==> inputs of v27 <==
==> flow/design.v <==
module mult(y,a,b);  
	output logic [15:0] y;
	input  logic [7:0] a,b;
	logic [15:0] y_tmp;
	logic [7:0]  a_tmp;
	logic [7:0]  b_tmp;
	logic [14:0] c1;
	logic [10:0] c2;            
	logic [14:0] out1;
	logic [12:0] out2;
	logic [10:0] out3;
	logic [8:0]  out4;
	logic [14:0] m_temp0;
	logic [13:0] m_temp1;
	logic [12:0] m_temp2;
	logic [11:0] m_temp3;
	logic [10:0] m_temp4;
	logic [9:0]  m_temp5;
	logic [8:0]  m_temp6;
	logic [7:0]  m_temp7;
	always_comb
		begin
			if(a[7])
				begin
					a_tmp = ~a+1'b1;
					if(b[7])
						begin
							b_tmp = ~b+1'b1;
							y = y_tmp ;
						end
					else
						begin
							b_tmp = b;
							y = ~y_tmp+1'b1;
						end
				end
			else
				begin
					a_tmp = a;
					if(b[7])
						begin
							b_tmp = ~b+1'b1;
							y = ~y_tmp+1'b1;
						end
					else
						begin
							b_tmp = b;
							y = y_tmp;
						end
				end
		end
	always_comb
		begin
			out1 = m_temp0 + m_temp1;
			out2 = m_temp2 + m_temp3;
			out3 = m_temp4 + m_temp5;
			out4 = m_temp6 + m_temp7;
			c1   = out1    + out2;
			c2   = out3    + out4;
			y_tmp= c1      + c2;
		end
	always_comb
		begin		
			m_temp0[14:7] = b_tmp[7]?a_tmp:8'b00000000;
			m_temp0[6:0]  = 7'b0000000;
			m_temp1[13:6] = b_tmp[6]?a_tmp:8'b00000000;
			m_temp1[5:0]  = 6'b000000;
			m_temp2[12:5] = b_tmp[5]?a_tmp:8'b00000000;
			m_temp2[4:0]  = 5'b00000;
			m_temp3[11:4] = b_tmp[4]?a_tmp:8'b00000000;
			m_temp3[3:0]  = 4'b0000;
			m_temp4[10:3] = b_tmp[3]?a_tmp:8'b00000000;
			m_temp4[2:0]  = 3'b000;
			m_temp5[9:2]  = b_tmp[2]?a_tmp:8'b00000000;
			m_temp5[1:0]  = 2'b00;
			m_temp6[8:1]  = b_tmp[1]?a_tmp:8'b00000000;
			m_temp6[0]    = 1'b0;
			m_temp7       = b_tmp[0]?a_tmp:8'b00000000;
		end
endmodule
	module cnm(rep,imp,rea,ima,req,imq);  
	output logic signed[15:0] rep, imp;
	input  logic signed[7:0] rea, req, ima, imq;
	logic signed[15:0] y0,y1,y2,y3;
	mult reaXreq (.y(y0), .a(rea), .b(req));
	mult imaXimq (.y(y1), .a(ima), .b(imq));
	mult reaXimq (.y(y2), .a(rea), .b(imq));
	mult imaXreq (.y(y3), .a(ima), .b(req));
	always_comb
		begin
			rep = y0-y1;
			imp = y2+y3;
		end
endmodule
module cnm_top (
    input  logic               clk,
    input  logic               rst,
    input  logic               in_valid,
    input  logic signed [7:0]  rea,
    input  logic signed [7:0]  ima,
    input  logic signed [7:0]  req,
    input  logic signed [7:0]  imq,
    output logic               out_valid,
    output logic signed [15:0] rep,
    output logic signed [15:0] imp
);
    logic signed [7:0]  rea_r, ima_r, req_r, imq_r;
    logic               valid_r;
    logic signed [15:0] rep_c, imp_c;
    cnm cnm (.rep(rep_c), .imp(imp_c), .rea(rea_r), .ima(ima_r), .req(req_r), .imq(imq_r));
    always_ff @(posedge clk) begin
        rea_r <= rea;
        ima_r <= ima;
        req_r <= req;
        imq_r <= imq;
        rep   <= rep_c;
        imp   <= imp_c;
        if (rst) begin
            valid_r   <= 1'b0;
            out_valid <= 1'b0;
        end else begin
            valid_r   <= in_valid;
            out_valid <= valid_r;
        end
    end
endmodule
==> flow/run.sh <==
#!/bin/bash
# the make line also repeats each setting of config.mk as NAME=value (left out here)
make -C /OpenROAD-flow-scripts/flow DESIGN_CONFIG=/design/flow/config.mk WORK_HOME=/design/flow/orfs CLKGATE_MAP_FILE= finish
==> flow/config.mk <==
export PLATFORM = sky130hd
export DESIGN_NAME = cnm_top
export DESIGN_NICKNAME = cnm_top
export VERILOG_FILES = /design/flow/design.v
export SDC_FILE = /design/flow/constraint.sdc
export NUM_CORES = 4
export LEC_CHECK = 0
export ABC_AREA = 1
export CAP_MARGIN = 20
export CORE_MARGIN = 2
export CORE_UTILIZATION = 72
export CTS_CLUSTER_DIAMETER = 228
export CTS_CLUSTER_SIZE = 22
export PLACE_DENSITY_LB_ADDON = 0.26
export SETUP_SLACK_MARGIN = 1.73
export SLEW_MARGIN = 20
==> flow/constraint.sdc <==
create_clock -name core_clock -period 7.24 [get_ports {clk}]
set_input_delay 1.4480 -clock core_clock [delete_from_list [all_inputs] [get_ports {clk}]]
set_output_delay 1.4480 -clock core_clock [all_outputs]
set_load 0.01 [all_outputs]
==> v38: changes against v27 <==
- ABC_AREA: 1 -> default
- CORE_UTILIZATION: 72 -> 40
- CTS_CLUSTER_DIAMETER: 228 -> default
- CTS_CLUSTER_SIZE: 22 -> 20
- PLACE_DENSITY_LB_ADDON: 0.26 -> default
- SETUP_SLACK_MARGIN: 1.73 -> default
- SLEW_MARGIN: 20 -> 35
- TNS_END_PERCENT: default -> 80
==> flow/constraint.sdc (replaced) <==
create_clock -name core_clock -period 7.0 [get_ports {clk}]
set_input_delay 1.4000 -clock core_clock [delete_from_list [all_inputs] [get_ports {clk}]]
set_output_delay 1.4000 -clock core_clock [all_outputs]
set_load 0.01 [all_outputs]
==> results <==
- v27 aborted during global routing, error GRT-0232. v38 completed without violations.
- Of v38 and v27, v27 has the higher synthesized cell count (gap about 24%, measured against v27).
- Of v38 and v27, v27 has the higher synthesized area (gap 8.3%, measured against v27).
- Between v38 and v27, the lower die size is in v27 (gap 63%, measured against v27).
==> figures <==
quantity	v27	v38
Unique masters post-synth	42	57
Most common cell in the synthesized netlist	nand2_1	nor2_1
Row Count	50	64
Part of the Yosys area used for sequential elements	9.72%	10.6%
Run status	did not finish	no timing/DRC/antenna violations
Stage where the flow stopped	global routing	-
Resized cells post-CTS	261	2
Instance area at placement	0.0151 mm^2	0.0143 mm^2
Total instance count after detailed placement	2412	2143
Xor/xnor cell area share of the yosys netlist	10.7%	18.2%
Number of cell instances after yosys synthesis	2129	1616

---

==> inputs of run R <==
RTL: the design.v shown in full above, as it stands there.
Settings: LEC_CHECK=0, ABC_AREA=0, CAP_MARGIN=40, CORE_MARGIN=2, CORE_UTILIZATION=72, CTS_CLUSTER_DIAMETER=394, CTS_CLUSTER_SIZE=98, SETUP_SLACK_MARGIN=0.89, SLEW_MARGIN=20, TNS_END_PERCENT=5; clock period 3.06 ns.
run.sh (not shown) runs the stock make flow with config.mk's settings and CLKGATE_MAP_FILE=.
==> run P: changes against run R <==
Settings changed: ABC_AREA 0 to not set, CAP_MARGIN 40 to 20, CORE_UTILIZATION 72 to 40, CTS_CLUSTER_DIAMETER 394 to not set, CTS_CLUSTER_SIZE 98 to not set, SETUP_SLACK_MARGIN 0.89 to not set, TNS_END_PERCENT 5 to not set.
==> flow/constraint.sdc (replaced) <==
create_clock -name core_clock -period 6.85 [get_ports {clk}]
set_input_delay 1.3700 -clock core_clock [delete_from_list [all_inputs] [get_ports {clk}]]
set_output_delay 1.3700 -clock core_clock [all_outputs]
set_load 0.01 [all_outputs]
==> run Z: changes against run R <==
Settings changed: ABC_AREA 0 to 1, CAP_MARGIN 40 to 20, CORE_ASPECT_RATIO set to 0.5, CORE_UTILIZATION 72 to 66, CTS_CLUSTER_DIAMETER 394 to 203, CTS_CLUSTER_SIZE 98 to 100, PLACE_DENSITY set to 0.42, SETUP_SLACK_MARGIN 0.89 to not set, TNS_END_PERCENT 5 to not set.
==> flow/constraint.sdc (replaced) <==
create_clock -name core_clock -period 7.0 [get_ports {clk}]
set_input_delay 1.4000 -clock core_clock [delete_from_list [all_inputs] [get_ports {clk}]]
set_output_delay 1.4000 -clock core_clock [all_outputs]
set_load 0.01 [all_outputs]
==> impl_metrics.tcl <==
# collected from the flow reports
set metrics [dict create \
    status "no timing/DRC/antenna violations" \
    preCtsSetupSlack_ns -0.112 \
    synthSimpleGateAreaFrac 0.189 \
    ys_sh_mux 0.00412 \
    place_hpwl_um 27400 \
    syn_nets 1915 \
    dpl.cell_count 2195 \
    synth_area_per_cell_sq_um 7.71 \
    yosysCellCount 1616 \
    xor_share 0.182 \
    netlist_instances 1616 \
]
(the above is from run P)
==> impl_metrics.tcl <==
# collected from the flow reports
set metrics [dict create \
    dpl.cell_count 2475 \
    status "no timing/DRC/antenna violations" \
    setup_violations 0 \
    synth_area_per_cell_sq_um 6.39 \
    yosysCellCount 2129 \
    syn_nets 2428 \
    preCtsSetupSlack_ns 0.256 \
    warning_count 28 \
    ys_sh_mux 0 \
    gp_congestion 0.926 \
]
(the above is from run Z)
==> impl_metrics.tcl <==
# collected from the flow reports
set metrics [dict create \
    xor_share 0.182 \
    syn_nets 1915 \
    status "stopped before the end" \
    synth_area_per_cell_sq_um 7.71 \
    stop_error "[ERROR DPL-0038] Utilization greater than 100%, impossible to legalize" \
    synthSimpleGateAreaFrac 0.189 \
    haltStage "clock tree synthesis (4_1_cts)" \
    netlist_instances 1616 \
    preCtsSetupSlack_ns -4.17 \
    yosysCellCount 1616 \
    dpl.cell_count 2267 \
    place_hpwl_um 43600 \
]
(the above is from run R)

---

==> build 39: inputs <==
RTL: the design.v shown in full above, as it stands there.
==> flow/config.mk <==
export PLATFORM = sky130hd
export DESIGN_NAME = cnm_top
export DESIGN_NICKNAME = cnm_top
export VERILOG_FILES = /design/flow/design.v
export SDC_FILE = /design/flow/constraint.sdc
export NUM_CORES = 4
export LEC_CHECK = 0
export ABC_AREA = 1
export CAP_MARGIN = 0
export CELL_PAD_IN_SITES_DETAIL_PLACEMENT = 0
export CORE_ASPECT_RATIO = 0.5
export CORE_MARGIN = 7
export CORE_UTILIZATION = 43
export CTS_CLUSTER_DIAMETER = 170
export CTS_CLUSTER_SIZE = 99
export GPL_TIMING_DRIVEN = 0
export HOLD_SLACK_MARGIN = -0.08
export PLACE_DENSITY_LB_ADDON = 0.01
export SLEW_MARGIN = 40
export TNS_END_PERCENT = 20
==> flow/constraint.sdc <==
create_clock -name core_clock -period 4.54 [get_ports {clk}]
set_input_delay 0.9080 -clock core_clock [delete_from_list [all_inputs] [get_ports {clk}]]
set_output_delay 0.9080 -clock core_clock [all_outputs]
set_load 0.01 [all_outputs]
==> build 58: changes against build 39 <==
Settings changed: ABC_AREA 1 to default, CAP_MARGIN 0 to 5, CELL_PAD_IN_SITES_DETAIL_PLACEMENT 0 to 1, CORE_ASPECT_RATIO 0.5 to default, CORE_UTILIZATION 43 to 68, CTS_CLUSTER_DIAMETER 170 to default, CTS_CLUSTER_SIZE 99 to 17, GPL_ROUTABILITY_DRIVEN from default to 0, GPL_TIMING_DRIVEN 0 to 1, HOLD_SLACK_MARGIN -0.08 to default, MAX_ROUTING_LAYER from default to met4, MIN_ROUTING_LAYER from default to met2, PLACE_DENSITY_LB_ADDON 0.01 to 0.3, TNS_END_PERCENT 20 to 35.
==> trial 25: changes against build 39 <==
Settings changed: CORE_UTILIZATION 43 to 61, SETUP_SLACK_MARGIN from default to 1.17, SLEW_MARGIN 40 to 0.
==> trial 73: changes against build 39 <==
Settings changed: ABC_AREA 1 to default, CAP_MARGIN 0 to 20, CELL_PAD_IN_SITES_DETAIL_PLACEMENT 0 to default, CORE_ASPECT_RATIO 0.5 to default, CORE_MARGIN 7 to 2, CORE_UTILIZATION 43 to 45, CTS_CLUSTER_DIAMETER 170 to default, CTS_CLUSTER_SIZE 99 to default, GPL_TIMING_DRIVEN 0 to default, HOLD_SLACK_MARGIN -0.08 to default, PLACE_DENSITY_LB_ADDON 0.01 to default, SLEW_MARGIN 40 to 20, TNS_END_PERCENT 20 to default.
==> flow/constraint.sdc (replaced) <==
create_clock -name core_clock -period 6.85 [get_ports {clk}]
set_input_delay 1.3700 -clock core_clock [delete_from_list [all_inputs] [get_ports {clk}]]
set_output_delay 1.3700 -clock core_clock [all_outputs]
set_load 0.01 [all_outputs]
==> results <==
| item | build 58 | build 39 | trial 73 | trial 25 |
|---|---|---|---|---|
| Largest net degree at the start of global routing | - | 14 | 14 | 13 |
| Simple logic cell fraction of the synthesized area | 0.189 | 0.309 | 0.189 | 0.309 |
| Aoi share | 0.152 | 0.0879 | 0.152 | 0.0879 |
| Clock tree skew after final layout | - | 9.85 ps | 19.3 ps | 5.62 ps |
| Endpoint type of the worst setup path | - | flop | flop | flop |
| Outcome | aborted with a tool error | finished with violations | complete, no violations | finished with violations |
| Stage where the flow stopped | detailed placement | - | - | - |
| Layout check failures | - | negative setup slack | - | negative setup slack |
| Fraction of the yosys area taken by sequential cells | 0.106 | 0.0972 | 0.106 | 0.0972 |
| Chip area | 22300 µm² | 37100 µm² | 29000 µm² | 26900 µm² |
| Launch instance of the worst min-delay path | - | valid_r$_SDFF_PP0_ | valid_r$_SDFF_PP0_ | valid_r$_SDFF_PP0_ |
| Sum of routed wire length over all layers | - | 40.5 mm | 35.0 mm | 40.5 mm |
| Setup TNS | - | -29500 ps | 0 ps | -30810 ps |
| ANT cells | - | 0 | 0 | 0 |
| Residual DRC count | - | 0 | 0 | 0 |
